==> flow/design.v (excerpt) <==
module my_chip (
    input logic [11:0] io_in,  
    output logic [11:0] io_out,  
    input logic clock,
    input logic reset  
);
    logic [7:0] data_in;
    logic enter, sw;
    logic rst;
    logic [1:0] operation;
    logic [4:0] data_out;
    logic finish, error;
    logic [3:0] index;
    Synchronizer sync1(.async(io_in[0]), .clock(clock), .sync(data_in[0]));
    Synchronizer sync2(.async(io_in[1]), .clock(clock), .sync(data_in[1]));
    Synchronizer sync3(.async(io_in[2]), .clock(clock), .sync(data_in[2]));
    Synchronizer sync4(.async(io_in[3]), .clock(clock), .sync(data_in[3]));
    Synchronizer sync5(.async(io_in[4]), .clock(clock), .sync(data_in[4]));
    Synchronizer sync6(.async(io_in[5]), .clock(clock), .sync(data_in[5]));
    Synchronizer sync7(.async(io_in[6]), .clock(clock), .sync(data_in[6]));
    Synchronizer sync8(.async(io_in[7]), .clock(clock), .sync(data_in[7]));
    Synchronizer sync9(.async(io_in[8]), .clock(clock), .sync(enter));
    Synchronizer sync10(.async(io_in[9]), .clock(clock), .sync(sw));
    Synchronizer sync11(.async(io_in[10]), .clock(clock), .sync(operation[0]));
    Synchronizer sync12(.async(io_in[11]), .clock(clock), .sync(operation[1]));
    Synchronizer sync13(.async(reset), .clock(clock), .sync(rst));
    assign io_out[4:0] = data_out[4:0];
    assign io_out[5] = finish;
    assign io_out[6] = error;
    assign io_out[10:7] = index[3:0];
  ...
Settings: LEC_CHECK=0, CAP_MARGIN=20, CELL_PAD_IN_SITES_DETAIL_PLACEMENT=1, CELL_PAD_IN_SITES_GLOBAL_PLACEMENT=3, CORE_ASPECT_RATIO=1.24, CORE_MARGIN=2, CORE_UTILIZATION=40, CTS_CLUSTER_SIZE=98, GPL_ROUTABILITY_DRIVEN=0, HOLD_SLACK_MARGIN=-0.05, PLACE_DENSITY_LB_ADDON=0.2, SETUP_SLACK_MARGIN=-0.47, SLEW_MARGIN=0, TNS_END_PERCENT=30; clock period 10.0 ns.
run.sh (not shown) runs the stock make flow with config.mk's settings and CLKGATE_MAP_FILE=.
Then changed:
Settings changed: CELL_PAD_IN_SITES_DETAIL_PLACEMENT 1 to default, CELL_PAD_IN_SITES_GLOBAL_PLACEMENT 3 to default, CORE_ASPECT_RATIO 1.24 to default, CORE_UTILIZATION 40 to 53, CTS_CLUSTER_DIAMETER from default to 331, CTS_CLUSTER_SIZE 98 to 17, GPL_ROUTABILITY_DRIVEN 0 to default, HOLD_SLACK_MARGIN -0.05 to default, MAX_ROUTING_LAYER from default to met4, PLACE_DENSITY from default to 0.42, PLACE_DENSITY_LB_ADDON 0.2 to default, SETUP_SLACK_MARGIN -0.47 to default, SLEW_MARGIN 0 to 20, TNS_END_PERCENT 30 to default.
The changed run produced a clean layout.
Sequential power stays flat.
Clock skew came out lower by 7.6 ps.
Die area came out lower by a quarter to a third.
Then changed:
Settings changed: ABC_AREA from default to 1, CORE_UTILIZATION 53 to 71, CTS_CLUSTER_DIAMETER 331 to default, CTS_CLUSTER_SIZE 17 to default, MAX_ROUTING_LAYER met4 to default, PLACE_DENSITY 0.42 to default, PLACE_DENSITY_LB_ADDON from default to 0.12, SETUP_SLACK_MARGIN from default to 0.65.
Clock period 10.0 ns to 5.86 ns, I/O delays scaled along.
Outcome:
- worst setup slack degrades by 2400 ps
- combinational power went up to 2.9 times its value
- hold slack is about the same
- area after synthesis went up by 5.3%
- design area went up by 7.1%
- global-route usage went up by 7.5 points
- count of clock-buffer cells in the layout went up by 37
- non-clock buffer count went down by 26
Then changed:
Settings changed: CAP_MARGIN 20 to 0, CORE_UTILIZATION 71 to 72, CTS_CLUSTER_DIAMETER from default to 203, CTS_CLUSTER_SIZE from default to 14, SETUP_SLACK_MARGIN 0.65 to 1.12.
Clock period 5.86 ns to 3.81 ns, I/O delays scaled along.
The new run produced a clean layout.
Power increases by 35%.
Hold slack hardly moves.
Wire length increases by 13%.
Area after synthesis stays the same.
Die size decreases by 1.4%.
Clock skew decreases by 28 ps.
Global-route usage increases by 3.8 points.
Combinational power increases by 93%.
Final area increases by 7.7%.
Setup slack degrades by 790 ps.

02-15:
my_chip again, from the RTL that the note above started with.
export LEC_CHECK = 0
export ABC_AREA = 1
export CAP_MARGIN = 0
export CORE_ASPECT_RATIO = 0.5
export CORE_MARGIN = 2
export CORE_UTILIZATION = 72
export CTS_CLUSTER_SIZE = 15
export PLACE_DENSITY = 0.37
export SETUP_SLACK_MARGIN = 1.12
export SLEW_MARGIN = 20
create_clock -name core_clock -period 3.81 [get_ports {clock}]
02-15 finished all stages; the layout is clean.
Input-level comparison between 02-17 and 02-15:
- ABC_AREA no longer set, was 1
- CAP_MARGIN now 20, was 0
- CORE_ASPECT_RATIO no longer set, was 0.5
- PLACE_DENSITY now 0.42, was 0.37
- CTS_CLUSTER_SIZE no longer set, was 15
- SETUP_SLACK_MARGIN no longer set, was 1.12
- the clock period (ns, I/O delays scaled along) now 6.15, was 3.81
### Flow results
Diff 02-15 -> 02-17: post-detailed-routing wire length moved down; post-synthesis sequential area ratio higher. Looking at period utilization, 02-17 sits 2.0 points lower than 02-15 does. Final design instance area without fill, 02-17 vs 02-15: down by more than 10%. Setup slack: 02-17 more than 02-15. The first-pass GRT wire length reported for 02-17 is smaller than that of 02-15 by 13%. On post-DP HPWL: 02-17 sits below 02-15. Maximum ir drop on the vdd rail down 33% in 02-17 wrt 02-15. In 02-17 relative to 02-15, tally of unique sky130hd cells used after synthesis had gone up by more than half.

Setup of zinc:
Starting RTL as in the previous note.
Settings: LEC_CHECK=0, CAP_MARGIN=20, CELL_PAD_IN_SITES_GLOBAL_PLACEMENT=2, CORE_MARGIN=2, CORE_UTILIZATION=49, CTS_CLUSTER_SIZE=70, GPL_ROUTABILITY_DRIVEN=1, MIN_ROUTING_LAYER=met1, PLACE_DENSITY_LB_ADDON=0.13, SETUP_SLACK_MARGIN=0.58, SLEW_MARGIN=30; clock period 4.46 ns.
zinc went all the way through the flow, and no timing, DRC or antenna check failed.
Here is what was changed in the inputs of nickel compared with zinc.
- removing SETUP_SLACK_MARGIN (formerly 0.58)
- setting CTS_CLUSTER_DIAMETER to 51 for the first time
- changing CTS_CLUSTER_SIZE from 70 to 21
- removing MIN_ROUTING_LAYER (formerly met1)
- removing GPL_ROUTABILITY_DRIVEN (formerly 1)
- changing CAP_MARGIN from 20 to 35
- changing CORE_UTILIZATION from 49 to 72
- removing CELL_PAD_IN_SITES_GLOBAL_PLACEMENT (formerly 2)
- changing SLEW_MARGIN from 30 to 20
- setting PLACE_DENSITY to 0.67 for the first time
- removing PLACE_DENSITY_LB_ADDON (formerly 0.13)
- changing the clock period (ns, I/O delays scaled along) from 4.46 to 9.03
Findings:
Overall power consumption (nickel over zinc): decrease, 5.1 mW. Of the two values seen for destination of the critical timing path, matrix_calculator.mul_logic.layer_1_2_reg.Q[23] was produced by zinc and io_out[3] by nickel. Between zinc and nickel, the combinational group share of total power does not differ in any meaningful way. Against zinc, nickel reports a least setup slack across all paths after layout that is higher. In summary, nickel completed successfully, with a layout that passed the timing, DRC and antenna checks. Met2 routing resource usage after global routing (lower): zinc.
Setup changes, nickel to harbor
- SETUP_SLACK_MARGIN: unset -> 0.58
- PLACE_DENSITY: 0.67 -> unset
- CTS_CLUSTER_DIAMETER: 51 -> 319
- ABC_AREA: unset -> 1
- CAP_MARGIN: 35 -> 20
- CTS_CLUSTER_SIZE: 21 -> unset
- PLACE_DENSITY_LB_ADDON: unset -> 0.06
- the clock period (ns, I/O delays scaled along): 9.03 -> 3.91
==> results <==
Taking nickel as the reference, in harbor yosys cell count saw an increase, first-pass GRT wire length rose 13%, summed instance area of the synthesized netlist increased 5.3%. Diff nickel -> harbor | post-detailed-placement half-perimeter wirelength | up by more than 10%. The count of buffers added by post-CTS timing repair for setup in harbor was higher than what nickel gave. Compared with nickel, harbor instantiates a larger number of standard cells. For nickel, the uppermost metal layer occupied by signal nets was met4, unlike harbor, where it was met5.
## Diff of input files: willow against harbor
- putting CTS_CLUSTER_SIZE at 99 where nothing was set
- putting TNS_END_PERCENT at 5 where nothing was set
- swapping 20 for 0 in CAP_MARGIN
- clearing CTS_CLUSTER_DIAMETER, which used to be 319
- swapping 0.58 for 1.12 in SETUP_SLACK_MARGIN
- swapping 3.91 for 3.81 in the clock period (ns, I/O delays scaled along)
## What came out
- Re maximum clock rate: harbor and willow aren't equal, and the higher value belongs to willow.
- For the areal power density over the cells, willow came in 12 mW/mm2 higher than harbor did.
- CTS buffer count (higher): harbor
- willow -> harbor: post-route non-filler standard cell count flat
- Re global routing usage on met1: willow is 1.6 points up on harbor.
- Data required time of the critical path down 110 ps in willow wrt harbor
- Of harbor and willow, the run reporting the lower sequential portion of the cell area was harbor.
- On clock network area share, harbor and willow are neck and neck.
- Sort harbor and willow by critical path depth, ascending, and willow comes first.
- Uppermost layer routed = met4: willow; uppermost layer routed = met5: harbor
- willow gives more combined global-route utilization of all metal layers than harbor did.

Setup of run 1:
Starting RTL as in the previous note.
clock: 3.81 ns
lec_check: 0
abc_area: 1
cap_margin: 20
core_margin: 2
core_utilization: 72
cts_cluster_diameter: 203
cts_cluster_size: 14
gpl_routability_driven: 0
place_density_lb_addon: 0.02
setup_slack_margin: 0.52
slew_margin: 20
Run 1 did not stop at any stage, and its layout met the timing, DRC and antenna checks.
Here is what was changed in the inputs of run 2 compared with run 1.
- setting CORE_ASPECT_RATIO to 0.5 for the first time
- removing GPL_ROUTABILITY_DRIVEN (formerly 0)
- changing SETUP_SLACK_MARGIN from 0.52 to 1.12
- changing CAP_MARGIN from 20 to 0
- changing PLACE_DENSITY_LB_ADDON from 0.02 to 0.12
==> results <==
Register-to-register setup slack: lower on run 2
On final cell count: between run 1 and run 2, it ends up lower for run 1.
Looking at total area of multi-input combinational cells, run 2 sits above run 1.
Changes observed in run 2 relative to run 1: overall power after layout higher; detailed-route vias per instance picked up an extra 9.5%; layout overhead on the synthesized area higher; non-clock buffer count in the final layout rose 63.
Run 1 ended with every stage complete and zero timing, DRC or antenna violations.
Ran to the end and failed final checks on capacitance limit, slew limit, setup timing: run 2.
--- input diff run 2..run 3 ---
- changing SETUP_SLACK_MARGIN from 1.12 to 1.11
- removing CORE_ASPECT_RATIO (formerly 0.5)
- changing PLACE_DENSITY_LB_ADDON from 0.12 to 0.06
- changing CTS_CLUSTER_DIAMETER from 203 to 319
- changing the clock period (ns, I/O delays scaled along) from 3.81 to 3.91
### Flow results
- Every stage of the flow completed for run 3, and the final layout passed the timing, DRC and antenna checks.
- Run 2 → run 3: final instance area down 1200 um^2; wire length of the first global-routing pass down about 7%; least setup slack across all paths after layout up 1.01 ns.
- According to the power report, total power for run 3 is lower than for run 2.
- Re final design utilization: run 2 was higher than run 3.
- On die area, run 3 tracks run 2 almost exactly.
- Die boundary width (run 3 over run 2): decrease, about 30%
- Of the two values seen for slowest library cell on the worst path, o21ai_0 was produced by run 2 and fa_1 by run 3.
- Status: area of placed instances parity (run 3, run 2)
Here is what was changed in the inputs of run 4 compared with run 3.
- CAP_MARGIN: 0 -> 20
- SETUP_SLACK_MARGIN: 1.11 -> 0.65
- PLACE_DENSITY_LB_ADDON: 0.06 -> 0.12
- CTS_CLUSTER_DIAMETER: 319 -> 203
- the clock period (ns, I/O delays scaled along): 3.91 -> 3.81
==> comparison <==
Against run 3 as the reference, run 4 delivers a lower leakage power.
Run 4: total routed wirelength 0.59% above run 3
Required time of the worst setup path: run 4 < run 3
| first-pass GRT wire length | lower: run 3 |
[run 4] delay of the slowest critical-path stage fell 0.09 ns relative to run 3
Power figures rest on the tool's default switching activity, not on a simulated workload.
